Design top, start of the top module:
module top#(parameter m = 7)(
    input clk,
    input signed [m-1:0]noise_in,
    output reg signed [2*m-1:0]filter_out
);
For scale: roughly 910 cells after synthesis, about 84 flip-flops, roughly 22 I/O pins, ~9400 µm² of cells after synthesis.
make LEC_CHECK=0 ABC_AREA=1 CAP_MARGIN=40 CELL_PAD_IN_SITES_DETAIL_PLACEMENT=2 CELL_PAD_IN_SITES_GLOBAL_PLACEMENT=1 CORE_MARGIN=2 CORE_UTILIZATION=33 CTS_CLUSTER_DIAMETER=345 GPL_ROUTABILITY_DRIVEN=0 GPL_TIMING_DRIVEN=0 MAX_ROUTING_LAYER=met4 SETUP_SLACK_MARGIN=2.35 SLEW_MARGIN=0 TNS_END_PERCENT=5 finish   # period 10.0 ns
run.sh (not shown) runs the stock make flow with config.mk's settings and CLKGATE_MAP_FILE=.
The first run finished clean.
==> next run, changes <==
- ABC_AREA: 1 -> unset
- CAP_MARGIN: 40 -> 20
- CELL_PAD_IN_SITES_DETAIL_PLACEMENT: 2 -> unset
- CELL_PAD_IN_SITES_GLOBAL_PLACEMENT: 1 -> unset
- CORE_UTILIZATION: 33 -> 40
- CTS_CLUSTER_DIAMETER: 345 -> 318
- CTS_CLUSTER_SIZE: unset -> 45
- GPL_ROUTABILITY_DRIVEN: 0 -> unset
- GPL_TIMING_DRIVEN: 0 -> unset
- MAX_ROUTING_LAYER: met4 -> unset
- PLACE_DENSITY: unset -> 0.66
- SETUP_SLACK_MARGIN: 2.35 -> unset
- SLEW_MARGIN: 0 -> 35
- TNS_END_PERCENT: 5 -> unset
What happened:
- The new run finished clean
- die size came out lower by 19%
- routed wire length fell by 28%
- via count came out lower by 13%
==> next run, changes <==
- CORE_UTILIZATION: 40 -> 26
- CTS_CLUSTER_SIZE: 45 -> 93
- TNS_END_PERCENT: unset -> 20
Design area is higher by about 2.7%.
Via count is higher by 2.5%.
Wire length is higher by 6.4%.
Worst setup slack loses 46 ps.
Area after synthesis is unchanged.
Sequential share of layout area is lower by 0.45 points.
Non-clock buffer count does not change.
Final cell count is higher by about 16%.
==> next run, changes <==
- CELL_PAD_IN_SITES_GLOBAL_PLACEMENT: unset -> 3
- CORE_UTILIZATION: 26 -> 40
- CTS_CLUSTER_DIAMETER: 318 -> 225
- CTS_CLUSTER_SIZE: 93 -> unset
- GPL_TIMING_DRIVEN: unset -> 0
- HOLD_SLACK_MARGIN: unset -> -0.06
- MAX_ROUTING_LAYER: unset -> met4
- MIN_ROUTING_LAYER: unset -> met2
- PLACE_DENSITY: 0.66 -> 0.54
- SLEW_MARGIN: 35 -> 20
- TNS_END_PERCENT: 20 -> unset
Effect: Design area shrinks by 1.9%; clock skew barely changes; routed wire length grows by 11%; register-to-register slack loses 440 ps; die area shrinks by 34%.

---

## exp/willow
Starting RTL as in the previous note.
Design top, start of the top module:
module top#(parameter m = 7)(
    input clk,
    input signed [m-1:0]noise_in,
    output reg signed [2*m-1:0]filter_out
);
==> flow/config.mk <==
export PLATFORM = sky130hd
export DESIGN_NAME = top
export DESIGN_NICKNAME = top
export VERILOG_FILES = /design/flow/design.v
export SDC_FILE = /design/flow/constraint.sdc
export NUM_CORES = 4
export LEC_CHECK = 0
export ABC_AREA = 1
export CAP_MARGIN = 5
export CORE_ASPECT_RATIO = 0.9
export CORE_MARGIN = 2
export CORE_UTILIZATION = 72
export CTS_CLUSTER_DIAMETER = 223
export CTS_CLUSTER_SIZE = 100
export SETUP_SLACK_MARGIN = 0.67
export SLEW_MARGIN = 20
export TNS_END_PERCENT = 80
==> flow/constraint.sdc <==
create_clock -name core_clock -period 5.86 [get_ports {clk}]
set_input_delay 1.1720 -clock core_clock [delete_from_list [all_inputs] [get_ports {clk}]]
set_output_delay 1.1720 -clock core_clock [all_outputs]
set_load 0.01 [all_outputs]
The flow completed for exp/willow, but it is not clean: the layout still shows setup timing.
Setup changes, exp/willow to exp/umber
# exp/willow
export LEC_CHECK = 0
export ABC_AREA = 1
export CAP_MARGIN = 5
export CORE_ASPECT_RATIO = 0.9
export CORE_MARGIN = 2
export CORE_UTILIZATION = 72
export CTS_CLUSTER_DIAMETER = 223
export CTS_CLUSTER_SIZE = 100
export SETUP_SLACK_MARGIN = 0.67
export SLEW_MARGIN = 20
export TNS_END_PERCENT = 80
create_clock -name core_clock -period 5.86 [get_ports {clk}]
# exp/umber
export LEC_CHECK = 0
export ABC_AREA = 1
export CAP_MARGIN = 5
export CORE_MARGIN = 2
export CORE_UTILIZATION = 72
export CTS_CLUSTER_DIAMETER = 223
export CTS_CLUSTER_SIZE = 100
export SETUP_SLACK_MARGIN = 0.67
export SLEW_MARGIN = 20
create_clock -name core_clock -period 5.94 [get_ports {clk}]
[summary]
- The flow completed for exp/umber, but it is not clean: the layout still shows setup timing.
- The layout from exp/willow, despite a flow that completed every stage, fails the layout checks, with the failing checks listed as setup timing.
- Looking at post-cts resize count, exp/umber sits 5 above exp/willow.
- Diff exp/willow -> exp/umber: wire length down 2.3%; count of non-filler cells in the finished layout down 0.75%.
Inputs modified between exp/umber and exp/raven:
# exp/umber
export LEC_CHECK = 0
export ABC_AREA = 1
export CAP_MARGIN = 5
export CORE_MARGIN = 2
export CORE_UTILIZATION = 72
export CTS_CLUSTER_DIAMETER = 223
export CTS_CLUSTER_SIZE = 100
export SETUP_SLACK_MARGIN = 0.67
export SLEW_MARGIN = 20
create_clock -name core_clock -period 5.94 [get_ports {clk}]
# exp/raven
export LEC_CHECK = 0
export ABC_AREA = 1
export CAP_MARGIN = 20
export CORE_MARGIN = 2
export CORE_UTILIZATION = 72
export CTS_CLUSTER_DIAMETER = 98
export PLACE_DENSITY = 0.79
export SLEW_MARGIN = 20
create_clock -name core_clock -period 5.51 [get_ports {clk}]
==> results <==
| exp/raven | all stages done | FAIL | setup timing |. In exp/raven, the final cell count came out 32 above the value in exp/umber. Iteration-0 DRC count of the detailed router is higher on exp/raven. Diff exp/raven and exp/umber: cell count after placement higher in exp/raven.
